## design.v

```verilog
module seg7 (in,out);
	input wire [3:0] in;
	output reg [7:0] out;
	wire [1:0] wire_part;
	reg [5:0] reg_part;
	assign wire_part[1] = 1; 
	assign wire_part[0] = (in[3]&in[2]&(~in[1])&(~in[0])) | ((~in[3])&in[2]&in[1]&in[0]) | ((~in[3])&(~in[2])&(~in[1]));
	always @ (in[3:0]) begin
		case ({in[3],in[2],in[1],in[0]})
			4'b0000: begin
				reg_part = 6'b000000;
				out = {wire_part,reg_part};
			end
			4'b0001: begin
				reg_part = 6'b111001;
				out = {wire_part,reg_part};
			end
			4'b0010: begin
				reg_part = 6'b100100;
				out = {wire_part,reg_part};
			end
			4'b0011: begin
				reg_part = 6'b110000;
				out = {wire_part,reg_part};
			end
			4'b0100: begin
				reg_part = 6'b011001;
				out = {wire_part,reg_part};
			end
			4'b0101: begin
				reg_part = 6'b010010;
				out = {wire_part,reg_part};
			end
			4'b0110: begin
				reg_part = 6'b000010;
				out = {wire_part,reg_part};
			end
			4'b0111: begin
				reg_part = 6'b111000;
				out = {wire_part,reg_part};
			end
			4'b1000: begin
				reg_part = 6'b000000;
				out = {wire_part,reg_part};
			end
			4'b1001: begin
				reg_part = 6'b011000;
				out = {wire_part,reg_part};
			end
			4'b1010: begin
				reg_part = 6'b001000;
				out = {wire_part,reg_part};
			end
			4'b1011: begin
				reg_part = 6'b000011;
				out = {wire_part,reg_part};
			end
			4'b1100: begin
				reg_part = 6'b000110;
				out = {wire_part,reg_part};
			end
			4'b1101: begin
				reg_part = 6'b100001;
				out = {wire_part,reg_part};
			end
			4'b1110: begin
				reg_part = 6'b000110;
				out = {wire_part,reg_part};
			end
			4'b1111: begin
				reg_part = 6'b001110;
				out = {wire_part,reg_part};
			end
		endcase
	end
endmodule
module BCDconvert (bin, nothing, sign, hunBCD, tenBCD, oneBCD);
	input [9:0] bin;
	input [0:0] nothing;
	output reg [7:0] hunBCD, tenBCD, oneBCD;
	output reg [7:0] sign;
	wire [21:0] word;
	reg [21:0] bin2shift;
	reg [9:0] posbin;
	reg [3:0] hun, ten, one;
	wire [7:0] hunD, tenD, oneD;
	assign word = {4'b0000, 4'b0000, 4'b0000, posbin};
	seg7 a0 (.in(one), .out(oneD));
	seg7 a1 (.in(ten), .out(tenD));
	seg7 a2 (.in(hun), .out(hunD));
	always @(*) begin
		posbin = 10'd0;
		bin2shift = 22'd0;
		one = 4'd0;
		ten = 4'd0;
		hun = 4'd0;
		if (! nothing) begin
			if (bin[9] == 1'b1) begin
				sign = 8'b10111111;
				posbin = -bin;
			end else begin
				posbin = bin;
				sign = 8'd255;
			end
			bin2shift = word;
			if (bin2shift[21:18] >= 4'd5) 
				bin2shift[21:18] = bin2shift[21:18] + 4'd3;
			if (bin2shift[17:14] >= 4'd5)
				bin2shift[17:14] = bin2shift[17:14] + 4'd3;
			if (bin2shift[13:10] >= 4'd5)
				bin2shift[13:10] = bin2shift[13:10] + 4'd3;
			bin2shift = bin2shift << 1;
			if (bin2shift[21:18] >= 4'd5) 
				bin2shift[21:18] = bin2shift[21:18] + 4'd3;
			if (bin2shift[17:14] >= 4'd5)
				bin2shift[17:14] = bin2shift[17:14] + 4'd3;
			if (bin2shift[13:10] >= 4'd5)
				bin2shift[13:10] = bin2shift[13:10] + 4'd3;
			bin2shift = bin2shift << 1;
			if (bin2shift[21:18] >= 4'd5) 
				bin2shift[21:18] = bin2shift[21:18] + 4'd3;
			if (bin2shift[17:14] >= 4'd5)
				bin2shift[17:14] = bin2shift[17:14] + 4'd3;
			if (bin2shift[13:10] >= 4'd5)
				bin2shift[13:10] = bin2shift[13:10] + 4'd3;
			bin2shift = bin2shift << 1;
			if (bin2shift[21:18] >= 4'd5) 
				bin2shift[21:18] = bin2shift[21:18] + 4'd3;
			if (bin2shift[17:14] >= 4'd5)
				bin2shift[17:14] = bin2shift[17:14] + 4'd3;
			if (bin2shift[13:10] >= 4'd5)
				bin2shift[13:10] = bin2shift[13:10] + 4'd3;
			bin2shift = bin2shift << 1;
			if (bin2shift[21:18] >= 4'd5) 
				bin2shift[21:18] = bin2shift[21:18] + 4'd3;
			if (bin2shift[17:14] >= 4'd5)
				bin2shift[17:14] = bin2shift[17:14] + 4'd3;
			if (bin2shift[13:10] >= 4'd5)
				bin2shift[13:10] = bin2shift[13:10] + 4'd3;
			bin2shift = bin2shift << 1;
			if (bin2shift[21:18] >= 4'd5) 
				bin2shift[21:18] = bin2shift[21:18] + 4'd3;
			if (bin2shift[17:14] >= 4'd5)
				bin2shift[17:14] = bin2shift[17:14] + 4'd3;
			if (bin2shift[13:10] >= 4'd5)
				bin2shift[13:10] = bin2shift[13:10] + 4'd3;
			bin2shift = bin2shift << 1;
			if (bin2shift[21:18] >= 4'd5) 
				bin2shift[21:18] = bin2shift[21:18] + 4'd3;
			if (bin2shift[17:14] >= 4'd5)
				bin2shift[17:14] = bin2shift[17:14] + 4'd3;
			if (bin2shift[13:10] >= 4'd5)
				bin2shift[13:10] = bin2shift[13:10] + 4'd3;
			bin2shift = bin2shift << 1;
			if (bin2shift[21:18] >= 4'd5) 
				bin2shift[21:18] = bin2shift[21:18] + 4'd3;
			if (bin2shift[17:14] >= 4'd5)
				bin2shift[17:14] = bin2shift[17:14] + 4'd3;
			if (bin2shift[13:10] >= 4'd5)
				bin2shift[13:10] = bin2shift[13:10] + 4'd3;
			bin2shift = bin2shift << 1;
			if (bin2shift[21:18] >= 4'd5) 
				bin2shift[21:18] = bin2shift[21:18] + 4'd3;
			if (bin2shift[17:14] >= 4'd5)
				bin2shift[17:14] = bin2shift[17:14] + 4'd3;
			if (bin2shift[13:10] >= 4'd5)
				bin2shift[13:10] = bin2shift[13:10] + 4'd3;
			bin2shift = bin2shift << 1;
			if (bin2shift[21:18] >= 4'd5) 
				bin2shift[21:18] = bin2shift[21:18] + 4'd3;
			if (bin2shift[17:14] >= 4'd5)
				bin2shift[17:14] = bin2shift[17:14] + 4'd3;
			if (bin2shift[13:10] >= 4'd5)
				bin2shift[13:10] = bin2shift[13:10] + 4'd3;
			bin2shift = bin2shift << 1;
			one = bin2shift[13:10];
			ten = bin2shift[17:14];
			hun = bin2shift[21:18];
			hunBCD = hunD;
			tenBCD = tenD;
			oneBCD = oneD;
		end
		else begin
			 sign = 8'b10111111;
			 hunBCD = 8'b10111111;
			 tenBCD = 8'b10111111;
			 oneBCD = 8'b10111111;
	   end
	end
endmodule
module ram( clock, address, data_out);
	input clock;
	input [7:0] address;  
	output reg [11:0] data_out;
	reg [11:0] mem[255:0];
	initial begin
		mem[0]    = 12'b0010_0100_0111;
		mem[1]    = 12'b0010_0100_0111;
		mem[2]    = 12'b0010_0100_0111;
		mem[3]    = 12'b0010_0100_0111;
		mem[4]    = 12'b0010_0100_0111;
		mem[5]    = 12'b0010_0100_0111;
		mem[6]    = 12'b0010_0100_0111;
		mem[7]    = 12'b0010_0100_0111;
		mem[8]    = 12'b0010_0100_0111;
		mem[9]    = 12'b0010_0100_0111;
		mem[10]    = 12'b0010_0100_0111;
		mem[11]    = 12'b0010_0100_0111;
		mem[12]    = 12'b0010_0100_0111;
		mem[13]    = 12'b0010_0100_0111;
		mem[14]    = 12'b0010_0100_0111;
		mem[15]    = 12'b0010_0100_0111;
		mem[16]    = 12'b0010_0100_0111;
		mem[17]    = 12'b0010_0100_0111;
		mem[18]    = 12'b0010_0100_0111;
		mem[19]    = 12'b0010_0100_0111;
		mem[20]    = 12'b0010_0100_0111;
		mem[21]    = 12'b0010_0100_0111;
		mem[22]    = 12'b0010_0100_0111;
		mem[23]    = 12'b0010_0100_0111;
		mem[24]    = 12'b0010_0100_0111;
		mem[25]    = 12'b0010_0100_0111;
		mem[26]    = 12'b0010_0100_0111;
		mem[27]    = 12'b0010_0100_0111;
		mem[28]    = 12'b0010_0100_0111;
		mem[29]    = 12'b0010_0100_0111;
		mem[30]    = 12'b0010_0100_0111;
		mem[31]    = 12'b0010_0100_0111;
		mem[32]    = 12'b0010_0100_0111;
		mem[33]    = 12'b0010_0100_0111;
		mem[34]    = 12'b0010_0100_0111;
		mem[35]    = 12'b0010_0100_0111;
		mem[36]    = 12'b0010_0100_0111;
		mem[37]    = 12'b0010_0100_0111;
		mem[38]    = 12'b0010_0100_0111;
		mem[39]    = 12'b0010_0100_0111;
		mem[40]    = 12'b0010_0100_0111;
		mem[41]    = 12'b0010_0100_0111;
		mem[42]    = 12'b0010_0100_0111;
		mem[43]    = 12'b0010_0100_0111;
		mem[44]    = 12'b0010_0100_0111;
		mem[45]    = 12'b0010_0100_0111;
		mem[46]    = 12'b0010_0100_0111;
		mem[47]    = 12'b0010_0100_0111;
		mem[48]    = 12'b0010_0100_0111;
		mem[49]    = 12'b0010_0100_0111;
		mem[50]    = 12'b0010_0100_0111;
		mem[51]    = 12'b0010_0100_0111;
		mem[52]    = 12'b0010_0100_0111;
		mem[53]    = 12'b0010_0100_0111;
		mem[54]    = 12'b0010_0100_0111;
		mem[55]    = 12'b0010_0100_0111;
		mem[56]    = 12'b0010_0100_0111;
		mem[57]    = 12'b0010_0100_0111;
		mem[58]    = 12'b0010_0100_0111;
		mem[59]    = 12'b0010_0100_0111;
		mem[60]    = 12'b0010_0100_0111;
		mem[61]    = 12'b0010_0100_0111;
		mem[62]    = 12'b0010_0100_0111;
		mem[63]    = 12'b0010_0100_0111;
		mem[64]    = 12'b1000_1000_1000;
		mem[65]    = 12'b1000_1000_1000;
		mem[66]    = 12'b1000_1000_1000;
		mem[67]    = 12'b1000_1000_1000;
		mem[68]    = 12'b1000_1000_1000;
		mem[69]    = 12'b1000_1000_1000;
		mem[70]    = 12'b0010_0100_0111;
		mem[71]    = 12'b0010_0100_0111;
		mem[72]    = 12'b0010_0100_0111;
		mem[73]    = 12'b0010_0100_0111;
		mem[74]    = 12'b1000_1000_1000;
		mem[75]    = 12'b1000_1000_1000;
		mem[76]    = 12'b1000_1000_1000;
		mem[77]    = 12'b1000_1000_1000;
		mem[78]    = 12'b1000_1000_1000;
		mem[79]    = 12'b1000_1000_1000;
		mem[80]    = 12'b1000_1000_1000;
		mem[81]    = 12'b1000_1000_1000;
		mem[82]    = 12'b1000_1000_1000;
		mem[83]    = 12'b1000_1000_1000;
		mem[84]    = 12'b1000_1000_1000;
		mem[85]    = 12'b1000_1000_1000;
		mem[86]    = 12'b0010_0100_0111;
		mem[87]    = 12'b0010_0100_0111;
		mem[88]    = 12'b0010_0100_0111;
		mem[89]    = 12'b0010_0100_0111;
		mem[90]    = 12'b1000_1000_1000;
		mem[91]    = 12'b1000_1000_1000;
		mem[92]    = 12'b1000_1000_1000;
		mem[93]    = 12'b1000_1000_1000;
		mem[94]    = 12'b1000_1000_1000;
		mem[95]    = 12'b1000_1000_1000;
		mem[96]    = 12'b1000_1000_1000;
		mem[97]    = 12'b1000_1000_1000;
		mem[98]    = 12'b1000_1000_1000;
		mem[99]    = 12'b1000_1000_1000;
		mem[100]    = 12'b1000_1000_1000;
		mem[101]    = 12'b1000_1000_1000;
		mem[102]    = 12'b0010_0100_0111;
		mem[103]    = 12'b0010_0100_0111;
		mem[104]    = 12'b0010_0100_0111;
		mem[105]    = 12'b0010_0100_0111;
		mem[106]    = 12'b1000_1000_1000;
		mem[107]    = 12'b1000_1000_1000;
		mem[108]    = 12'b1000_1000_1000;
		mem[109]    = 12'b1000_1000_1000;
		mem[110]    = 12'b1000_1000_1000;
		mem[111]    = 12'b1000_1000_1000;
		mem[112]    = 12'b1000_1000_1000;
		mem[113]    = 12'b1000_1000_1000;
		mem[114]    = 12'b1000_1000_1000;
		mem[115]    = 12'b1000_1000_1000;
		mem[116]    = 12'b1000_1000_1000;
		mem[117]    = 12'b1000_1000_1000;
		mem[118]    = 12'b0010_0100_0111;
		mem[119]    = 12'b0010_0100_0111;
		mem[120]    = 12'b0010_0100_0111;
		mem[121]    = 12'b0010_0100_0111;
		mem[122]    = 12'b1000_1000_1000;
		mem[123]    = 12'b1000_1000_1000;
		mem[124]    = 12'b1000_1000_1000;
		mem[125]    = 12'b1000_1000_1000;
		mem[126]    = 12'b1000_1000_1000;
		mem[127]    = 12'b1000_1000_1000;
		mem[128]    = 12'b1000_1000_1000;
		mem[129]    = 12'b1000_1000_1000;
		mem[130]    = 12'b1000_1000_1000;
		mem[131]    = 12'b1000_1000_1000;
		mem[132]    = 12'b1000_1000_1000;
		mem[133]    = 12'b1000_1000_1000;
		mem[134]    = 12'b0010_0100_0111;
		mem[135]    = 12'b0010_0100_0111;
		mem[136]    = 12'b0010_0100_0111;
		mem[137]    = 12'b0010_0100_0111;
		mem[138]    = 12'b1000_1000_1000;
		mem[139]    = 12'b1000_1000_1000;
		mem[140]    = 12'b1000_1000_1000;
		mem[141]    = 12'b1000_1000_1000;
		mem[142]    = 12'b1000_1000_1000;
		mem[143]    = 12'b1000_1000_1000;
		mem[144]    = 12'b1000_1000_1000;
		mem[145]    = 12'b1000_1000_1000;
		mem[146]    = 12'b1000_1000_1000;
		mem[147]    = 12'b1000_1000_1000;
		mem[148]    = 12'b1000_1000_1000;
		mem[149]    = 12'b1000_1000_1000;
		mem[150]    = 12'b0010_0100_0111;
		mem[151]    = 12'b0010_0100_0111;
		mem[152]    = 12'b0010_0100_0111;
		mem[153]    = 12'b0010_0100_0111;
		mem[154]    = 12'b1000_1000_1000;
		mem[155]    = 12'b1000_1000_1000;
		mem[156]    = 12'b1000_1000_1000;
		mem[157]    = 12'b1000_1000_1000;
		mem[158]    = 12'b1000_1000_1000;
		mem[159]    = 12'b1000_1000_1000;
		mem[160]    = 12'b1000_1000_1000;
		mem[161]    = 12'b1000_1000_1000;
		mem[162]    = 12'b1000_1000_1000;
		mem[163]    = 12'b1000_1000_1000;
		mem[164]    = 12'b1000_1000_1000;
		mem[165]    = 12'b1000_1000_1000;
		mem[166]    = 12'b0010_0100_0111;
		mem[167]    = 12'b0010_0100_0111;
		mem[168]    = 12'b0010_0100_0111;
		mem[169]    = 12'b0010_0100_0111;
		mem[170]    = 12'b1000_1000_1000;
		mem[171]    = 12'b1000_1000_1000;
		mem[172]    = 12'b1000_1000_1000;
		mem[173]    = 12'b1000_1000_1000;
		mem[174]    = 12'b1000_1000_1000;
		mem[175]    = 12'b1000_1000_1000;
		mem[176]    = 12'b1000_1000_1000;
		mem[177]    = 12'b1000_1000_1000;
		mem[178]    = 12'b1000_1000_1000;
		mem[179]    = 12'b1000_1000_1000;
		mem[180]    = 12'b1000_1000_1000;
		mem[181]    = 12'b1000_1000_1000;
		mem[182]    = 12'b0010_0100_0111;
		mem[183]    = 12'b0010_0100_0111;
		mem[184]    = 12'b0010_0100_0111;
		mem[185]    = 12'b0010_0100_0111;
		mem[186]    = 12'b1000_1000_1000;
		mem[187]    = 12'b1000_1000_1000;
		mem[188]    = 12'b1000_1000_1000;
		mem[189]    = 12'b1000_1000_1000;
		mem[190]    = 12'b1000_1000_1000;
		mem[191]    = 12'b1000_1000_1000;
		mem[192]    = 12'b0010_0100_0111;
		mem[193]    = 12'b0010_0100_0111;
		mem[194]    = 12'b0010_0100_0111;
		mem[195]    = 12'b0010_0100_0111;
		mem[196]    = 12'b0010_0100_0111;
		mem[197]    = 12'b0010_0100_0111;
		mem[198]    = 12'b0010_0100_0111;
		mem[199]    = 12'b0010_0100_0111;
		mem[200]    = 12'b0010_0100_0111;
		mem[201]    = 12'b0010_0100_0111;
		mem[202]    = 12'b1000_1000_1000;
		mem[203]    = 12'b1000_1000_1000;
		mem[204]    = 12'b1000_1000_1000;
		mem[205]    = 12'b1000_1000_1000;
		mem[206]    = 12'b1000_1000_1000;
		mem[207]    = 12'b1000_1000_1000;
		mem[208]    = 12'b0010_0100_0111;
		mem[209]    = 12'b0010_0100_0111;
		mem[210]    = 12'b0010_0100_0111;
		mem[211]    = 12'b0010_0100_0111;
		mem[212]    = 12'b0010_0100_0111;
		mem[213]    = 12'b0010_0100_0111;
		mem[214]    = 12'b0010_0100_0111;
		mem[215]    = 12'b0010_0100_0111;
		mem[216]    = 12'b0010_0100_0111;
		mem[217]    = 12'b0010_0100_0111;
		mem[218]    = 12'b1000_1000_1000;
		mem[219]    = 12'b1000_1000_1000;
		mem[220]    = 12'b1000_1000_1000;
		mem[221]    = 12'b1000_1000_1000;
		mem[222]    = 12'b1000_1000_1000;
		mem[223]    = 12'b1000_1000_1000;
		mem[224]    = 12'b0010_0100_0111;
		mem[225]    = 12'b0010_0100_0111;
		mem[226]    = 12'b0010_0100_0111;
		mem[227]    = 12'b0010_0100_0111;
		mem[228]    = 12'b0010_0100_0111;
		mem[229]    = 12'b0010_0100_0111;
		mem[230]    = 12'b0010_0100_0111;
		mem[231]    = 12'b0010_0100_0111;
		mem[232]    = 12'b0010_0100_0111;
		mem[233]    = 12'b0010_0100_0111;
		mem[234]    = 12'b1000_1000_1000;
		mem[235]    = 12'b1000_1000_1000;
		mem[236]    = 12'b1000_1000_1000;
		mem[237]    = 12'b1000_1000_1000;
		mem[238]    = 12'b1000_1000_1000;
		mem[239]    = 12'b1000_1000_1000;
		mem[240]    = 12'b0010_0100_0111;
		mem[241]    = 12'b0010_0100_0111;
		mem[242]    = 12'b0010_0100_0111;
		mem[243]    = 12'b0010_0100_0111;
		mem[244]    = 12'b0010_0100_0111;
		mem[245]    = 12'b0010_0100_0111;
		mem[246]    = 12'b0010_0100_0111;
		mem[247]    = 12'b0010_0100_0111;
		mem[248]    = 12'b0010_0100_0111;
		mem[249]    = 12'b0010_0100_0111;
		mem[250]    = 12'b1000_1000_1000;
		mem[251]    = 12'b1000_1000_1000;
		mem[252]    = 12'b1000_1000_1000;
		mem[253]    = 12'b1000_1000_1000;
		mem[254]    = 12'b1000_1000_1000;
		mem[255]    = 12'b1000_1000_1000;
	end
	always @(posedge clock) begin
		data_out <= mem[address];  
	end
endmodule 
module vga_controller (pixel_clk, reset_n, h_sync, v_sync, disp_ena, column, row);
	input pixel_clk;
	input reset_n;
	output reg h_sync;
	output reg v_sync;
	output reg disp_ena;
	output reg [9:0] column;
	output reg [9:0] row;
	reg  [9:0] h_count, v_count;
	wire [9:0] h_next, v_next;
	assign h_next = (h_count < 10'd799) ? h_count + 10'd1 : 10'd0;
	assign v_next = (h_count < 10'd799) ? v_count :
	                ((v_count < 10'd524) ? v_count + 10'd1 : 10'd0);
	always @(posedge pixel_clk) begin
		if (!reset_n) begin
			h_count  <= 10'd0;
			v_count  <= 10'd0;
			h_sync   <= 1'b1;
			v_sync   <= 1'b1;
			disp_ena <= 1'b0;
			column   <= 10'd0;
			row      <= 10'd0;
		end else begin
			h_count <= h_next;
			v_count <= v_next;
			h_sync  <= (h_next < 10'd656) || (h_next >= 10'd752);
			v_sync  <= (v_next < 10'd490) || (v_next >= 10'd492);
			if (h_next < 10'd640) column <= h_next;
			if (v_next < 10'd480) row    <= v_next;
			disp_ena <= (h_next < 10'd640) && (v_next < 10'd480);
		end
	end
endmodule
module smoothFilter (clock, reset_n, enable, select, data_x, data_update, smooth_out);
	input clock;
	input reset_n;
	input enable;
	input [1:0] select;
	input [15:0] data_x;
	input [0:0] data_update;
	output reg [32:0] smooth_out;
	reg [32:0] sum;
	reg [32:0] smooth_c, smooth_hold;
	reg [255:0] shiftreg, shiftreg_c;
	always @(posedge clock) begin
		if (!reset_n) begin
			shiftreg    <= 256'd0;
			smooth_hold <= 33'd0;
		end else begin
			shiftreg <= shiftreg_c;
			if (enable == 1'b0)
				smooth_hold <= smooth_c;
		end
	end
	always @(*) begin
	   if (data_update) begin
			shiftreg_c = (shiftreg << 16) + {240'd0, data_x}; 
		end
		else begin
			shiftreg_c = shiftreg;
		end
	end
	always @(*) begin
		sum = 33'd0;
		case (select) 
			2'b00: smooth_c = shiftreg[15:0]; 
			2'b01: begin 
				sum = shiftreg[15:0] + shiftreg[31:16];
				smooth_c = sum >> 1; end
			2'b10: begin
				sum = shiftreg[15:0] + shiftreg[31:16] + shiftreg[47:32] + shiftreg[63:48];
				smooth_c = sum >> 2; end
			default: begin
				sum = shiftreg[15:0] + shiftreg[31:16] + shiftreg[47:32] + shiftreg[63:48]
						+ shiftreg[79:64] + shiftreg[95:80] + shiftreg[111:96] + shiftreg[127:112]
						+ shiftreg[143:128] + shiftreg[159:144] + shiftreg[175:160] + shiftreg[191:176]
						+ shiftreg[207:192] + shiftreg[223:208] + shiftreg[239:224] + shiftreg[255:240];
				smooth_c = sum >> 4; end
		endcase
		if (enable == 1'b0)
			smooth_out = smooth_c;
		else
			smooth_out = smooth_hold;
	end
endmodule
module accel_display(
	input 		          		clk,         
	input 		          		reset_n,
	input 		     [1:0]		SW,
	input 		          		data_update,
	input 		     [15:0]		data_x,
	input 		     [15:0]		data_y,
	output		     [7:0]		HEX0,
	output		     [7:0]		HEX1,
	output		     [7:0]		HEX2,
	output		     [7:0]		HEX3,
	output		reg  [3:0]		VGA_B,
	output		reg  [3:0]		VGA_G,
	output		reg          	VGA_HS,
	output		reg  [3:0]		VGA_R,
	output		reg          	VGA_VS
);
	wire [32:0] smooth_outx, smooth_outy;
	reg  [9:0] pixel_x1, pixel_x2; 
	wire [9:0] x1, x2;
	reg  [9:0] pixel_y1, pixel_y2;
	wire [9:0] y1, y2;
	reg  [7:0] addr;
	wire [11:0] colors;
	reg  [0:0] en;
	reg  [0:0] en_q;
	reg  [9:0] count;
	wire [9:0]  col, row;
	reg  [3:0]   red, green, blue;
	wire  h_sync, v_sync;
	wire  disp_ena;
	smoothFilter x_axis (.clock(clk), .reset_n(reset_n), .enable(VGA_HS), .select(SW[1:0]), .data_x(data_x), 
	                     .data_update(data_update), .smooth_out(smooth_outx));
	smoothFilter y_axis (.clock(clk), .reset_n(reset_n), .enable(VGA_VS), .select(SW[1:0]), .data_x(data_y), 
	                     .data_update(data_update), .smooth_out(smooth_outy));
	BCDconvert BCD_x (.bin(count), .nothing(1'b0), .sign(HEX3), 
	                  .hunBCD(HEX2), .tenBCD(HEX1), .oneBCD(HEX0));
	always @(posedge clk) begin
		if (disp_ena == 1'b1) begin
			VGA_R <= red;
			VGA_B <= blue;
			VGA_G <= green;
		end else begin
			VGA_R <= 4'd0;
			VGA_B <= 4'd0;
			VGA_G <= 4'd0;
		end
		VGA_HS <= h_sync;
		VGA_VS <= v_sync;
	end
	vga_controller control (.pixel_clk(clk), .reset_n(reset_n), .h_sync (h_sync),
                           .v_sync(v_sync), .disp_ena(disp_ena), .column(col), .row(row));
	ram  memory (.clock(clk), .address(addr) , .data_out(colors));
	assign x1 = 10'd311 + smooth_outx[9:0];
	assign x2 = 10'd326 + smooth_outx[9:0];
	assign y1 = 10'd231 + smooth_outy[9:0];
	assign y2 = 10'd246 + smooth_outy[9:0];
	always @(*) begin 
		pixel_x1 = x1;
		pixel_x2 = x2;
	end
	always @(*) begin
		if (y1[9] == 1'b1) begin
			pixel_y1 = 10'd0;
			pixel_y2 = 10'd15;
		end
		else if (y2 >= 10'd479) begin
			pixel_y1 = 10'd464;
			pixel_y2 = 10'd479;
		end
		else begin
			pixel_y1 = y1;
			pixel_y2 = y2;
		end
	end
	always @(posedge clk) begin
		if (!reset_n) begin
			en_q  <= 1'b0;
			count <= 10'd0;
		end else begin
			en_q <= en;
			if (en && !en_q)
				count <= count + 10'd1;
		end
	end
	always @(*) begin
		addr = (row[9:0] - pixel_y1)*16 + (col[9:0] - pixel_x1);
		en   = (pixel_y1 == 10'd0 || pixel_y2 == 10'd479 || pixel_x1 == 10'd55 || pixel_x2 == 10'b1000110000);
	   if ( (col[9:0] >= pixel_x1) && (col[9:0] <= pixel_x2) && (row[9:0] >= pixel_y1 ) && (row[9:0] <= pixel_y2) ) begin
			red     = colors [11:8]; 
			green   = colors [7:4];
			blue    = colors [3:0];
		end
		else begin                                                                             
			if (en) begin
				red     = 4'hf;  
				green   = 4'h0;
				blue    = 4'h0;
			end else begin
				red     = 4'h0;  
				green   = 4'h0;
				blue    = 4'h0;
			end
		end
	end
endmodule
```

## run.sh

```bash
#!/bin/bash
# the make line also repeats each setting of config.mk as NAME=value (left out here)
make -C /OpenROAD-flow-scripts/flow DESIGN_CONFIG=/design/flow/config.mk WORK_HOME=/design/flow/orfs CLKGATE_MAP_FILE= finish
```

## config.mk

```make
export PLATFORM = sky130hd
export DESIGN_NAME = accel_display
export DESIGN_NICKNAME = accel_display
export VERILOG_FILES = /design/flow/design.v
export SDC_FILE = /design/flow/constraint.sdc
export NUM_CORES = 4
export LEC_CHECK = 0
export CAP_MARGIN = 20
export CORE_MARGIN = 2
export CORE_UTILIZATION = 39
export CTS_CLUSTER_SIZE = 96
export GPL_ROUTABILITY_DRIVEN = 1
export PLACE_DENSITY_LB_ADDON = 0.07
export SETUP_SLACK_MARGIN = 5.0
export SLEW_MARGIN = 10
export TNS_END_PERCENT = 15
```

## constraint.sdc

```tcl
create_clock -name core_clock -period 17.7 [get_ports {clk}]
set_input_delay 3.5400 -clock core_clock [delete_from_list [all_inputs] [get_ports {clk}]]
set_output_delay 3.5400 -clock core_clock [all_outputs]
set_load 0.01 [all_outputs]
```

==> impl_metrics.json, run 1 <==
{
  "startpoint_type": "register",
  "ys.flop_type": "dfxtp_1",
  "synthCells": 3595,
  "slowest_delay_ns": 0.48,
  "maxSlewHeadroom_pct": 24.20,
  "synth_seq_share_pct": 30.74,
  "rsz0062_at_grt": "yes",
  "worstMarginPinSlew_ns": 1.137,
  "finalCriticalPeriod_ns": 12.47,
  "die_w_microns": 301.8,
  "core_area_sq_um": 88100,
  "cts_root_buffer": "clkbuf_16",
  "fillers": 8565,
  "ys_sh_aoi_pct": 8.242,
  "netlist.area_leader.share_pct": 30.74,
  "warning_count": 57,
  "grt_overflow": 0,
  "grt_use_total_pct": 16.54,
  "hold_buffers": 0,
  "rows": 109,
  "yosysMostFrequentCell": "nor2_1",
  "cp.arrival_ns": 8.93,
  "status": "complete, no violations",
  "gp_congestion": 0.8094,
  "firstDrtPassIters": 5,
  "yosysTopAreaCell": "dfxtp_1",
  "synth.distinct_cells": 113,
  "vias": 23926,
  "place_area_sq_um": 36260,
  "io-pin-count": 83,
  "ys_sh_mux_pct": 14.44,
  "drtAntennaViolNets": 0,
  "critical_path_buf_inv_count": 7,
  "ys_warn_count": 6,
  "critPathCaptureType": "primary output",
  "holdPathEnd": "VGA_HS",
  "cp_slowest_cell": "or4b_4",
  "clkSlewWorstSetupHoldPaths_ns": 0.06,
  "htree_num_levels": 3,
  "hp-class": "register to register",
  "syn-mean-instance-area_sq_um": 9.619,
  "cp_num_cells": 49,
  "ys_sh_xor_pct": 4.635,
  "final_hold_viol_count": 0,
  "path_delay_family": "simple AND/OR/NAND/NOR gates",
  "yosys_register_bits": 531,
  "clockBufferDepth": 3,
  "drt_wl_total_microns": 74190,
  "yosysChipArea_sq_um": 34580,
  "yosys.area_share.adder_pct": 23.53,
  "finalSetupTns_ns": 0,
  "clock_sinks": 531,
  "chip_area_sq_um": 91070,
  "cts_tree": "done",
  "grt_pass1_wl_microns": 124200,
  "path_max_fanout": 4,
  "reg2reg_from": "y_axis.shiftreg[0]",
  "r2r_setup_slack_ns": 5.64,
  "dp_cells": 4702,
  "routedWlPerCell_microns": 15.19,
  "crit_type": "register to primary output",
  "numCtsBuffers": 67,
  "initCoreUtil_pct": 39.25,
  "drc": 0,
  "vias_per_cell": 4.899,
  "area_leaders": "dfxtp_1, fa_1, mux2i_1",
  "period_used_pct": 70.44,
  "clk_latency_ns": 0.60,
  "grt_start_max_net_pins": 215,
  "clock_skew_ns": 0.02704,
  "synthSimpleGateAreaFrac_pct": 11.40,
  "worst_hold_startpoint": "control.h_sync",
  "fmax_ghz": 0.08021,
  "area_growth_pct": 14.70,
  "nNetsFinal": 4179,
  "maxCapViolations": 0,
  "hold_depth": 0,
  "postLayoutSetupSlackWorst_ns": 5.232,
  "edf_count": 0,
  "dp_hpwl_microns": 53830,
  "syn_area_sq_um": 34580,
  "fin_cells": 4884,
  "fin_area_sq_um": 39670,
  "grt_pass1_vias": 24768,
  "top_logic_kind": "adder cells",
  "slew_violations": 0,
  "async_flop_share_pct": 0,
  "crit_end": "HEX1[5]",
  "antenna_found_initial": 0,
  "num_antenna_cells": 0,
  "cp_data_required_time_ns": 14.16,
  "drt-initial-drc-count": 1001,
  "dpl_worst_slack_ns": 2.711,
  "reg2regPathDepth": 46,
  "die_h_microns": 301.8,
  "yosys_cells": 3595,
  "r2r-end": "memory.data_out[9]",
  "critPathLaunch": "count[0]",
  "top_cells_by_count": "nor2_1, dfxtp_1, mux2i_1",
  "io_buffers": 66,
  "setup_viol": 0
}
==> timing repair <==
action                                  CTS  global route
pin swaps                                21            30
resized                                  98           113
buffers inserted                         45            21
endpoints found under the setup margin   28            28
gates cloned                              0             1
==> cell type report <==
type	count	area [sq um]	area share [%]
flip-flops and latches	531	10650	26.85
well taps	1165	1458	3.675
clock buffers	93	1906	4.804
clock inverters	20	270.3	0.6813
inverters	462	1752	4.416
multi-input cells	2455	22270	56.14
repair buffers	158	1361	3.432
==> metal layers <==
metal | up-vias | track usage, % | share of wire (%)
met2 | 251 | 28.33 | 47
li1 | 11953 | - | -
met3 | 100 | 2.176 | 2.9
met5 | - | 0 | 0
met1 | 11622 | 21.90 | 48
met4 | 0 | 4.597 | 2.2
==> through the flow <==
step                hold slack, ns  util, %
floorplan                   0.3096        -
global placement            0.3136    41.16
detailed placement          0.3135    41.16
CTS                         0.3228    44.42
global route                0.3302    45.02
finish                      0.3234    45.02
==> run 2, diff against run 1 <==
CORE_UTILIZATION = 66   (was 39)
CTS_CLUSTER_SIZE = 41   (was 96)
GPL_ROUTABILITY_DRIVEN = default   (was 1)
PLACE_DENSITY_LB_ADDON = default   (was 0.07)
SETUP_SLACK_MARGIN = 3.36   (was 5.0)
SLEW_MARGIN = 20   (was 10)
TNS_END_PERCENT = default   (was 15)
clock period = 13.4 ns   (was 17.7 ns; I/O delays follow)
==> impl_metrics.json, run 2 <==
{
  "firstDrtPassIters": 8,
  "clockBufferDepth": 3,
  "seq_area_sq_um": 10670,
  "worstMarginPinSlew_ns": 1.108,
  "rows": 83,
  "crit_end": "HEX2[1]",
  "slew_violations": 0,
  "vias": 25455,
  "synthCells": 3595,
  "cts_tree": "done",
  "cp_data_required_time_ns": 10.72,
  "yosysMostFrequentCell": "nor2_1",
  "yosysChipArea_sq_um": 34580,
  "yosys_register_bits": 531,
  "fmax_ghz": 0.08591,
  "core_area_sq_um": 51510,
  "yosys_cells": 3595,
  "syn-mean-instance-area_sq_um": 9.619,
  "syn_area_sq_um": 34580,
  "clk_latency_ns": 0.63,
  "chip_area_sq_um": 54240,
  "critPathLaunch": "count[0]",
  "startpoint_type": "register",
  "grt_pass1_wl_microns": 126400,
  "drtAntennaViolNets": 0,
  "vias_per_cell": 5.679,
  "final_hold_viol_count": 0,
  "slowest_delay_ns": 0.48,
  "hold_depth": 0,
  "antenna_found_initial": 0,
  "netlist.area_leader.share_pct": 30.74,
  "clock_skew_ns": 0.03306,
  "drt-initial-drc-count": 1282,
  "top_cells_by_count": "nor2_1, dfxtp_1, mux2i_1",
  "yosysTopAreaCell": "dfxtp_1",
  "finalSetupTns_ns": 0,
  "cp_num_cells": 51,
  "routedWlPerCell_microns": 17.42,
  "grt_use_total_pct": 28.62,
  "grt_pass1_vias": 26177,
  "cp.arrival_ns": 8.96,
  "fillers": 3294,
  "ys_warn_count": 6,
  "hp-class": "register to register",
  "path_delay_family": "simple AND/OR/NAND/NOR gates",
  "die_w_microns": 232.9,
  "maxSlewHeadroom_pct": 26.16,
  "maxCapViolations": 0,
  "status": "complete, no violations",
  "logic_area_sq_um": 23930,
  "yosys.area_share.adder_pct": 23.53,
  "edf_count": 0,
  "cts_root_buffer": "clkbuf_16",
  "path_max_fanout": 6,
  "dp_hpwl_microns": 51900,
  "io-pin-count": 83,
  "clkSlewWorstSetupHoldPaths_ns": 0.06,
  "ys.flop_type": "dfxtp_1",
  "rsz0062_at_grt": "yes",
  "critPathCaptureType": "primary output",
  "holdPathEnd": "VGA_VS",
  "num_antenna_cells": 0,
  "nNetsFinal": 4266,
  "grt_overflow": 0,
  "ys_sh_mux_pct": 14.44,
  "r2r-end": "memory.data_out[9]",
  "initCoreUtil_pct": 67.13,
  "grt_start_max_net_pins": 147,
  "htree_num_levels": 2,
  "reg2regPathDepth": 50,
  "crit_type": "register to primary output",
  "critical_path_buf_inv_count": 10,
  "async_flop_share_pct": 0,
  "die_h_microns": 232.9,
  "io_buffers": 66,
  "area_growth_pct": 19.09,
  "cp_slowest_cell": "or4b_4",
  "warning_count": 67,
  "synthSimpleGateAreaFrac_pct": 11.40,
  "ys_sh_xor_pct": 4.635,
  "synth_seq_share_pct": 30.74,
  "numCtsBuffers": 56,
  "drc": 0,
  "period_used_pct": 86.86,
  "ys_sh_aoi_pct": 8.242,
  "reg2reg_from": "y_axis.shiftreg[0]",
  "setup_viol": 0,
  "r2r_setup_slack_ns": 2.60,
  "worst_hold_startpoint": "control.v_sync",
  "drt_wl_total_microns": 78090,
  "clock_sinks": 531,
  "top_logic_kind": "adder cells",
  "gp_congestion": 0.8837,
  "synth.distinct_cells": 113,
  "area_leaders": "dfxtp_1, fa_1, mux2i_1",
  "finalCriticalPeriod_ns": 11.64
}
==> run 2: final cells by class <==
class                   count  share of cell area (%)
clock inverters            15                  0.3555
inverters                 462                   4.269
multi-input cells        2456                   58.12
well taps                 680                   2.066
clock buffers              83                   4.138
flip-flops and latches    531                   25.91
repair buffers            255                   5.147
==> run 2: stage by stage <==
step,std cells,hold slack [ns],setup slack [ns],utilization (%),cell area [sq um]
floorplan,3606,0.3096,2.322,-,35090
global placement,4210,0.3116,0.8576,70.05,36080
detailed placement,4210,0.3121,0.4323,70.06,36090
CTS,4435,0.3261,1.909,77.93,40140
global route,4482,0.3295,1.449,79.95,41180
finish,4482,0.3270,1.760,79.95,41180
==> run 2: what timing repair did <==
item	4_1_cts	5_1_grt
buffers inserted	125	47
cloned	2	0
pin swaps	144	129
resized	345	119
endpoints found under the setup margin	39	39
hold buffers	0	0
==> run 2: routing by layer <==
metal / vias to the layer above / global-route usage [%] / share of wire [%]
met2: 554 / 52.41 / 52
li1: 12119 / - / -
met4: 0 / 10.61 / 3.4
met5: - / 0 / 0
met3: 184 / 3.272 / 4.0
met1: 12598 / 34.45 / 41
==> run 3, diff against run 2 <==
CORE_UTILIZATION = 70   (was 66)
CTS_CLUSTER_SIZE = default   (was 41)
SETUP_SLACK_MARGIN = 0.47   (was 3.36)
clock period = 11.1 ns   (was 13.4 ns; I/O delays follow)
==> impl_metrics.json, run 3 <==
{
  "yosysTopAreaCell": "dfxtp_1",
  "path_max_fanout": 5,
  "warning_count": 66,
  "grt_pass1_wl_microns": 124300,
  "crit_end": "HEX0[3]",
  "numCtsBuffers": 56,
  "area_growth_pct": 19.04,
  "cp_num_cells": 45,
  "clkSlewWorstSetupHoldPaths_ns": 0.06,
  "gp_congestion": 0.8934,
  "yosys_cells": 3595,
  "cts_root_buffer": "clkbuf_16",
  "synthSimpleGateAreaFrac_pct": 11.40,
  "routedWlPerCell_microns": 18.32,
  "path_delay_family": "simple AND/OR/NAND/NOR gates",
  "htree_num_levels": 2,
  "grt_overflow": 0,
  "clk_latency_ns": 0.63,
  "finalCriticalPeriod_ns": 11.92,
  "yosys_register_bits": 531,
  "holdPathEnd": "VGA_VS",
  "synthCells": 3595,
  "slowest_delay_ns": 1.02,
  "r2r-end": "memory.data_out[9]",
  "ys_sh_mux_pct": 14.44,
  "yosysChipArea_sq_um": 34580,
  "maxSlewHeadroom_pct": 19.00,
  "worstMarginPinSlew_ns": 1.181,
  "reg2reg_from": "y_axis.shiftreg[16]",
  "critical_path_buf_inv_count": 10,
  "top_cells_by_count": "nor2_1, dfxtp_1, mux2i_1",
  "hp-class": "register to register",
  "fillers": 2708,
  "nNetsFinal": 4307,
  "slew_violations": 0,
  "synth_seq_share_pct": 30.74,
  "grt_pass1_vias": 26164,
  "rows": 81,
  "fmax_ghz": 0.08391,
  "num_antenna_cells": 0,
  "top_logic_kind": "adder cells",
  "reg2regPathDepth": 46,
  "vias": 26239,
  "io-pin-count": 83,
  "die_h_microns": 226.3,
  "period_used_pct": 107.4,
  "ys_sh_xor_pct": 4.635,
  "cp.arrival_ns": 9.70,
  "chip_area_sq_um": 51200,
  "failed_checks": "setup timing",
  "setup_viol": 21,
  "holdWs_ns": 0.3272,
  "core_area_sq_um": 48850,
  "hold_buffers": 0,
  "io_buffers": 66,
  "yosys.area_share.adder_pct": 23.53,
  "critPathLaunch": "count[0]",
  "antenna_found_initial": 2,
  "async_flop_share_pct": 0,
  "crit_type": "register to primary output",
  "synth.distinct_cells": 113,
  "seq_area_sq_um": 10640,
  "finalSetupTns_ns": -9.977,
  "area_leaders": "dfxtp_1, fa_1, mux2i_1",
  "clock_skew_ns": 0.03154,
  "grt_use_total_pct": 29.68,
  "cp_data_required_time_ns": 8.88,
  "ys_warn_count": 6,
  "hold_depth": 0,
  "cts_tree": "done",
  "die_w_microns": 226.3,
  "worst_hold_startpoint": "control.v_sync",
  "clock_sinks": 531,
  "maxCapViolations": 0,
  "vias_per_cell": 5.819,
  "drt-initial-drc-count": 1828,
  "startpoint_type": "register",
  "syn-mean-instance-area_sq_um": 9.619,
  "final_hold_viol_count": 0,
  "cp_slowest_cell": "mux2i_1",
  "postLayoutSetupSlackWorst_ns": -0.8174,
  "path_common_cell": "buf_4",
  "syn_area_sq_um": 34580,
  "logic_area_sq_um": 23600,
  "ys.flop_type": "dfxtp_1",
  "r2r_setup_slack_ns": 0.05,
  "drt_wl_total_microns": 82620,
  "netlist.area_leader.share_pct": 30.74,
  "dp_hpwl_microns": 50770,
  "edf_count": 0,
  "drc": 0,
  "firstDrtPassIters": 6,
  "clockBufferDepth": 3,
  "critPathCaptureType": "primary output",
  "rsz0062_at_grt": "yes",
  "status": "complete, but fails checks",
  "ys_sh_aoi_pct": 8.242,
  "yosysMostFrequentCell": "nor2_1",
  "initCoreUtil_pct": 70.79,
  "grt_start_max_net_pins": 286,
  "drtAntennaViolNets": 0
}
run 3: per-stage QoR:
| step | instances | setup WS [ns] | instance area (sq um) | utilization [%] |
|---|---|---|---|---|
| 2_1_floorplan | 3606 | 0.4755 | 34850 | - |
| 3_3_place_gp | 4284 | -0.2783 | 36510 | 74.74 |
| 3_5_place_dp | 4284 | -0.3915 | 36510 | 74.74 |
| 4_1_cts | 4463 | -0.01995 | 39910 | 81.70 |
| 5_1_grt | 4509 | -1.045 | 41160 | 84.27 |
| 6_report | 4509 | -0.8174 | 41160 | 84.27 |
run 3: what timing repair did:
action | CTS | global route
setup endpoints to repair | 34 | 38
resized | 299 | 156
setup buffers | 75 | 45
gates cloned | 4 | 0
pin swaps | 152 | 144
run 3: metal layers:
metal / GRT usage [%] / routed length (microns)
met5: 0 / 23
met4: 12.10 / 3876
met3: 3.758 / 4012
met2: 53.27 / 42170
met1: 36.10 / 32540
run 3: cell type report:
| cell class | instances | share of cell area [%] |
|---|---|---|
| multi-input cells | 2457 | 57.33 |
| inverters | 462 | 4.268 |
| well taps | 664 | 2.018 |
| flip-flops and latches | 531 | 25.85 |
| clock inverters | 20 | 0.7113 |
| repair buffers | 295 | 5.949 |
| clock buffers | 80 | 3.866 |
==> run 4, diff against run 3 <==
CELL_PAD_IN_SITES_DETAIL_PLACEMENT = 0   (was default)
CORE_ASPECT_RATIO = 1.81   (was default)
CORE_MARGIN = 10   (was 2)
CORE_UTILIZATION = 49   (was 70)
PLACE_DENSITY_LB_ADDON = 0.02   (was default)
SETUP_SLACK_MARGIN = 1.5   (was 0.47)
clock period = 19.5 ns   (was 11.1 ns; I/O delays follow)
==> impl_metrics.json, run 4 <==
{
  "top_logic_kind": "adder cells",
  "routedWlPerCell_microns": 16.27,
  "grt_start_max_net_pins": 222,
  "drt_wl_total_microns": 74200,
  "path_common_cell": "ha_1",
  "critPathCaptureType": "primary output",
  "cts_tree": "done",
  "core_area_sq_um": 70320,
  "drt-initial-drc-count": 1036,
  "ys_sh_xor_pct": 4.635,
  "synthSimpleGateAreaFrac_pct": 11.40,
  "cp.arrival_ns": 12.41,
  "postLayoutSetupSlackWorst_ns": 3.188,
  "worst_hold_startpoint": "control.v_sync",
  "ys_warn_count": 6,
  "crit_type": "register to primary output",
  "worstMarginPinSlew_ns": 1.114,
  "async_flop_share_pct": 0,
  "grt_use_total_pct": 18.28,
  "syn_area_sq_um": 34580,
  "finalSetupTns_ns": 0,
  "io-pin-count": 83,
  "yosysTopAreaCell": "dfxtp_1",
  "slowest_delay_ns": 0.80,
  "numCtsBuffers": 53,
  "synth_seq_share_pct": 30.74,
  "drc": 0,
  "gp_congestion": 0.8622,
  "vias": 23796,
  "vias_per_cell": 5.216,
  "clock_skew_ns": 0.03588,
  "cp_data_required_time_ns": 15.60,
  "io_buffers": 66,
  "path_max_fanout": 15,
  "crit_end": "HEX1[3]",
  "clockBufferDepth": 3,
  "fin_cells": 4562,
  "ys_sh_mux_pct": 14.44,
  "die_h_microns": 377.4,
  "ys_sh_aoi_pct": 8.242,
  "yosys_register_bits": 531,
  "antenna_found_initial": 0,
  "grt_overflow": 0,
  "grt_pass1_vias": 24856,
  "hp-class": "register to register",
  "maxCapViolations": 0,
  "chip_area_sq_um": 82070,
  "hold_depth": 0,
  "rsz0062_at_grt": "no",
  "maxSlewHeadroom_pct": 25.72,
  "seq_area_sq_um": 10630,
  "warning_count": 57,
  "r2r-end": "memory.data_out[9]",
  "clk_latency_ns": 0.64,
  "die_w_microns": 217.5,
  "edf_count": 0,
  "num_antenna_cells": 0,
  "reg2regPathDepth": 45,
  "rows": 131,
  "setup_viol": 0,
  "syn-mean-instance-area_sq_um": 9.619,
  "cp_num_cells": 47,
  "critical_path_buf_inv_count": 5,
  "final_hold_viol_count": 0,
  "startpoint_type": "register",
  "yosysMostFrequentCell": "nor2_1",
  "r2r_setup_slack_ns": 6.63,
  "clock_sinks": 531,
  "period_used_pct": 83.65,
  "dpl_worst_slack_ns": 3.923,
  "netlist.area_leader.share_pct": 30.74,
  "top_cells_by_count": "nor2_1, dfxtp_1, mux2i_1",
  "hold_buffers": 0,
  "initCoreUtil_pct": 49.18,
  "logic_area_sq_um": 21580,
  "grt_pass1_wl_microns": 123700,
  "yosys.area_share.adder_pct": 23.53,
  "ys.flop_type": "dfxtp_1",
  "holdPathEnd": "VGA_VS",
  "firstDrtPassIters": 5,
  "cts_resized": 0,
  "critPathLaunch": "count[0]",
  "synthCells": 3595,
  "finalCriticalPeriod_ns": 16.31,
  "cts_setup_buffers": 0,
  "yosys_cells": 3595,
  "area_growth_pct": 9.400,
  "dp_cells": 4464,
  "path_delay_family": "simple AND/OR/NAND/NOR gates",
  "status": "complete, no violations",
  "nNetsFinal": 4092,
  "cts_root_buffer": "clkbuf_16",
  "fillers": 6442,
  "dp_hpwl_microns": 56230,
  "area_leaders": "dfxtp_1, fa_1, mux2i_1",
  "htree_num_levels": 2,
  "yosysChipArea_sq_um": 34580,
  "slew_violations": 0,
  "synth.distinct_cells": 113,
  "clkSlewWorstSetupHoldPaths_ns": 0.06,
  "drtAntennaViolNets": 0,
  "fmax_ghz": 0.06130,
  "cp_slowest_cell": "xnor2_1",
  "reg2reg_from": "y_axis.shiftreg[0]"
}
==> run 4: final cells by class <==
| type | instances | area share, % |
|---|---|---|
| repair buffers | 85 | 2.203 |
| clock buffers | 69 | 3.985 |
| inverters | 462 | 4.604 |
| clock inverters | 29 | 0.9757 |
| multi-input cells | 2455 | 57.05 |
| flip-flops and latches | 531 | 28.10 |
| well taps | 931 | 3.079 |
==> run 4: per-layer routing <==
| metal | track usage, % | part of all wire [%] | up-vias | wire length [microns] |
|---|---|---|---|---|
| met5 | 0 | 0 | - | 0 |
| met4 | 5.703 | 2.8 | 0 | 2095 |
| met3 | 2.090 | 2.5 | 118 | 1829 |
| met2 | 36.26 | 56 | 270 | 41750 |
| met1 | 19.40 | 38 | 11646 | 28530 |
| li1 | - | - | 11762 | - |
==> run 4: per-stage QoR <==
stage | area (sq um) | hold slack, ns | utilization [%]
floorplan | 34620 | 0.3096 | -
global placement | 35950 | 0.3144 | 51.13
detailed placement | 35950 | 0.3138 | 51.13
CTS | 37830 | 0.3287 | 53.80
global route | 37830 | 0.3319 | 53.80
finish | 37830 | 0.3266 | 53.80
==> run 5, diff against run 4 <==
ABC_AREA = 1   (was default)
CELL_PAD_IN_SITES_DETAIL_PLACEMENT = default   (was 0)
CORE_ASPECT_RATIO = default   (was 1.81)
CORE_MARGIN = 2   (was 10)
CORE_UTILIZATION = 62   (was 49)
CTS_CLUSTER_SIZE = 100   (was default)
PLACE_DENSITY = 0.6   (was default)
PLACE_DENSITY_LB_ADDON = default   (was 0.02)
SETUP_SLACK_MARGIN = default   (was 1.5)
clock period = 9.55 ns   (was 19.5 ns; I/O delays follow)
==> impl_metrics.json, run 5 <==
{
  "status": "complete, but fails checks",
  "failed_checks": "setup timing",
  "drc": 0,
  "rows": 86,
  "clkSlewWorstSetupHoldPaths_ns": 0.07,
  "die_w_microns": 241.2,
  "cts_tree": "done",
  "clock_skew_ns": 0.03641,
  "top_cells_by_count": "nor2_1, inv_1, dfxtp_1",
  "reg2reg_from": "y_axis.shiftreg[16]",
  "yosys.area_share.adder_pct": 23.28,
  "rsz0062_at_grt": "yes",
  "yosysChipArea_sq_um": 34900,
  "worst_hold_startpoint": "control.h_sync",
  "path_delay_family": "simple AND/OR/NAND/NOR gates",
  "dp_cells": 5481,
  "fmax_ghz": 0.09411,
  "slowest_delay_ns": 0.53,
  "area_growth_pct": 25.49,
  "clockBufferDepth": 3,
  "ys_sh_aoi_pct": 13.01,
  "vias": 31297,
  "ys.flop_type": "dfxtp_1",
  "vias_per_cell": 5.419,
  "seq_area_sq_um": 10660,
  "edf_count": 0,
  "period_used_pct": 111.3,
  "grt_pass1_wl_microns": 135500,
  "io-pin-count": 83,
  "startpoint_type": "register",
  "logic_area_sq_um": 22920,
  "drt-initial-drc-count": 2189,
  "hp-class": "register to register",
  "critical_path_buf_inv_count": 20,
  "cp_slowest_cell": "nor2_1",
  "gp_congestion": 0.8671,
  "fillers": 3836,
  "crit_type": "register to primary output",
  "fin_cells": 5775,
  "path_max_fanout": 7,
  "drt_wl_total_microns": 93810,
  "maxCapViolations": 0,
  "syn_area_sq_um": 34900,
  "synth.distinct_cells": 69,
  "syn-mean-instance-area_sq_um": 7.774,
  "slew_violations": 0,
  "cts_root_buffer": "clkbuf_16",
  "initCoreUtil_pct": 62.97,
  "antenna_found_initial": 0,
  "synth_seq_share_pct": 30.46,
  "holdPathEnd": "VGA_HS",
  "grt_pass1_vias": 28915,
  "r2r_setup_slack_ns": -0.66,
  "critPathCaptureType": "primary output",
  "clk_latency_ns": 0.64,
  "synthSimpleGateAreaFrac_pct": 20.58,
  "netlist.area_leader.share_pct": 30.46,
  "critPathLaunch": "count[7]",
  "htree_num_levels": 2,
  "postLayoutSetupSlackWorst_ns": -1.076,
  "drtAntennaViolNets": 0,
  "routedWlPerCell_microns": 16.24,
  "dp_hpwl_microns": 54710,
  "numCtsBuffers": 57,
  "grt_start_max_net_pins": 211,
  "firstDrtPassIters": 12,
  "path_common_cell": "inv_2",
  "yosysMostFrequentCell": "nor2_1",
  "nNetsFinal": 5483,
  "yosys_cells": 4489,
  "async_flop_share_pct": 0,
  "cp.arrival_ns": 8.72,
  "worstMarginPinSlew_ns": 1.052,
  "ys_sh_xor_pct": 2.958,
  "grt_use_total_pct": 28.13,
  "final_hold_viol_count": 0,
  "setup_viol": 28,
  "warning_count": 77,
  "yosys_register_bits": 531,
  "finalCriticalPeriod_ns": 10.63,
  "clock_sinks": 531,
  "finalSetupTns_ns": -21.90,
  "ys_sh_mux_pct": 0,
  "synthCells": 4489,
  "top_logic_kind": "adder cells",
  "maxSlewHeadroom_pct": 29.87,
  "yosysTopAreaCell": "dfxtp_1",
  "cp_num_cells": 67,
  "area_leaders": "dfxtp_1, fa_1, nor2_1",
  "chip_area_sq_um": 58200,
  "crit_end": "HEX2[3]",
  "reg2regPathDepth": 55,
  "grt_overflow": 0,
  "hold_depth": 0,
  "core_area_sq_um": 55420,
  "r2r-end": "memory.data_out[9]",
  "ys_warn_count": 6,
  "cp_data_required_time_ns": 7.64,
  "die_h_microns": 241.2,
  "io_buffers": 66
}
run 5: through the flow:
| stage | area [sq um] | setup WS [ns] | util [%] | hold WS [ns] |
|---|---|---|---|---|
| 2_1_floorplan | 35120 | -0.08594 | - | 0.3096 |
| 3_3_place_gp | 38600 | -0.7787 | 69.65 | 0.3157 |
| 3_5_place_dp | 38600 | -0.9721 | 69.65 | 0.3178 |
| 4_1_cts | 41990 | -0.7059 | 75.78 | 0.3281 |
| 5_1_grt | 43790 | -1.463 | 79.01 | 0.3505 |
| 6_report | 43790 | -1.076 | 79.02 | 0.3295 |
run 5: area by class of cell:
type                            instances  share of cell area [%]
Multi-Input combinational cell       3104                   52.33
Sequential cell                       531                   24.34
Timing Repair Buffer                  611                   11.05
Inverter                              674                   5.863
Clock buffer                           79                   3.629
Tap cell                              748                   2.137
Clock inverter                         26                  0.6400
Antenna cell                            2                 0.01143
run 5: routing by layer:
| metal | part of all wire, % | GRT usage [%] | vias up |
|---|---|---|---|
| li1 | - | - | 15109 |
| met1 | 42 | 39.35 | 14855 |
| met2 | 46 | 47.26 | 981 |
| met3 | 7.0 | 2.689 | 348 |
| met4 | 4.3 | 6.977 | 4 |
| met5 | 0.11 | 0 | - |
run 5: timing repair:
action,4_1_cts,5_1_grt
setup endpoints to repair,39,39
setup buffers,121,78
gates resized,227,333
pin swaps,139,215
hold buffers,0,0
gates cloned,0,0
==> run 6, diff against run 5 <==
CORE_UTILIZATION = 70   (was 62)
CTS_CLUSTER_SIZE = 40   (was 100)
HOLD_SLACK_MARGIN = 0.29   (was default)
PLACE_DENSITY = default   (was 0.6)
SETUP_SLACK_MARGIN = -0.88   (was default)
clock period = 9.06 ns   (was 9.55 ns; I/O delays follow)
==> impl_metrics.json, run 6 <==
{
  "core_area_sq_um": 49050,
  "clockBufferDepth": 3,
  "ys.flop_type": "dfxtp_1",
  "area_growth_pct": 22.40,
  "ys_sh_xor_pct": 2.958,
  "drt_wl_total_microns": 90900,
  "use_met2_pct": 57.92,
  "async_flop_share_pct": 0,
  "firstDrtPassIters": 8,
  "gp_congestion": 0.9126,
  "critPathCaptureType": "register",
  "ys_warn_count": 6,
  "use_met1_pct": 41.75,
  "die_w_microns": 227.3,
  "fin_area_sq_um": 42710,
  "status": "complete, but fails checks",
  "ys_sh_aoi_pct": 13.01,
  "syn_area_sq_um": 34900,
  "hold_buffers": 0,
  "cp.arrival_ns": 11.23,
  "netlist.area_leader.share_pct": 30.46,
  "top_cells_by_count": "nor2_1, inv_1, dfxtp_1",
  "cp_data_required_time_ns": 9.56,
  "ys_sh_mux_pct": 0,
  "worstMarginPinSlew_ns": 1.248,
  "clock_sinks": 531,
  "dp_hpwl_microns": 56230,
  "synthCells": 4489,
  "critPathLaunch": "y_axis.shiftreg[16]",
  "numCtsBuffers": 56,
  "synth.distinct_cells": 69,
  "path_delay_family": "adder cells",
  "grt_start_max_net_pins": 268,
  "crit_type": "register to register",
  "grt_overflow": 0,
  "setup_viol": 39,
  "met3_usage_pct": 4.220,
  "area_leaders": "dfxtp_1, fa_1, nor2_1",
  "grt_pass1_wl_microns": 140500,
  "die_h_microns": 227.3,
  "crit_end": "memory.data_out[9]",
  "htree_num_levels": 2,
  "rows": 81,
  "fin_cells": 5649,
  "warning_count": 69,
  "num_antenna_cells": 0,
  "maxSlewHeadroom_pct": 16.83,
  "r2r_setup_slack_ns": -1.67,
  "routedWlPerCell_microns": 16.09,
  "reg2reg_from": "y_axis.shiftreg[16]",
  "place_area_sq_um": 38890,
  "hp-class": "register to register",
  "clk_latency_ns": 0.64,
  "cp_num_cells": 55,
  "r2r-end": "memory.data_out[9]",
  "synthSimpleGateAreaFrac_pct": 20.58,
  "grt_pass1_vias": 30691,
  "chip_area_sq_um": 51650,
  "io-pin-count": 83,
  "yosys.area_share.adder_pct": 23.28,
  "drc": 0,
  "final_hold_viol_count": 0,
  "vias": 31686,
  "period_used_pct": 118.4,
  "nNetsFinal": 5447,
  "fillers": 2740,
  "critical_path_buf_inv_count": 10,
  "holdPathEnd": "VGA_VS",
  "rsz0062_at_grt": "yes",
  "yosysChipArea_sq_um": 34900,
  "reg2regPathDepth": 55,
  "slew_violations": 0,
  "postLayoutSetupSlackWorst_ns": -1.667,
  "initCoreUtil_pct": 71.14,
  "top_logic_kind": "adder cells",
  "synth_seq_share_pct": 30.46,
  "hold_depth": 0,
  "worst_hold_startpoint": "control.v_sync",
  "syn-mean-instance-area_sq_um": 7.774,
  "drt-initial-drc-count": 2900,
  "yosys_cells": 4489,
  "slowest_delay_ns": 0.57,
  "antenna_found_initial": 0,
  "yosys_register_bits": 531,
  "failed_checks": "setup timing",
  "fmax_ghz": 0.09323,
  "cts_root_buffer": "clkbuf_16",
  "startpoint_type": "register",
  "finalSetupTns_ns": -31.61,
  "dpl_worst_slack_ns": -1.597,
  "cp_slowest_cell": "fa_1",
  "dp_cells": 5469,
  "cts_tree": "done",
  "path_max_fanout": 5,
  "grt_use_total_pct": 33.17,
  "vias_per_cell": 5.609,
  "yosysMostFrequentCell": "nor2_1",
  "maxCapViolations": 0,
  "io_buffers": 66,
  "clock_skew_ns": 0.02776,
  "clkSlewWorstSetupHoldPaths_ns": 0.07,
  "yosysTopAreaCell": "dfxtp_1",
  "drtAntennaViolNets": 0,
  "grt-busiest-layer": "met2",
  "edf_count": 0,
  "finalCriticalPeriod_ns": 10.73
}
run 6: per-stage QoR:
stage / hold slack (ns) / util [%]
after CTS: 0.3315 / 84.94
after global routing: 0.3319 / 87.08
final: 0.3304 / 87.08
after floorplan: 0.3096 / -
after detailed placement: 0.3158 / 79.29
after global placement: 0.3108 / 79.29
run 6: cell type report:
| cell class | instances | area (sq um) | share of cell area (%) |
|---|---|---|---|
| timing repair buffer | 576 | 4443 | 10.40 |
| clock buffer | 78 | 1605 | 3.758 |
| sequential | 531 | 10640 | 24.92 |
| tap | 664 | 830.8 | 1.945 |
| multi-input combinational | 3104 | 22360 | 52.35 |
| inverter | 674 | 2552 | 5.976 |
| clock inverter | 22 | 276.5 | 0.6474 |
run 6: routing by layer:
metal	share of wire, %	vias up
met1	40	15116
li1	-	15006
met4	4.7	0
met5	0	-
met2	49	1220
met3	6.2	344
run 6: timing repair:
item,in CTS,in global routing
pin swaps,100,149
gates resized,153,233
endpoints found under the setup margin,28,39
setup buffers,54,43
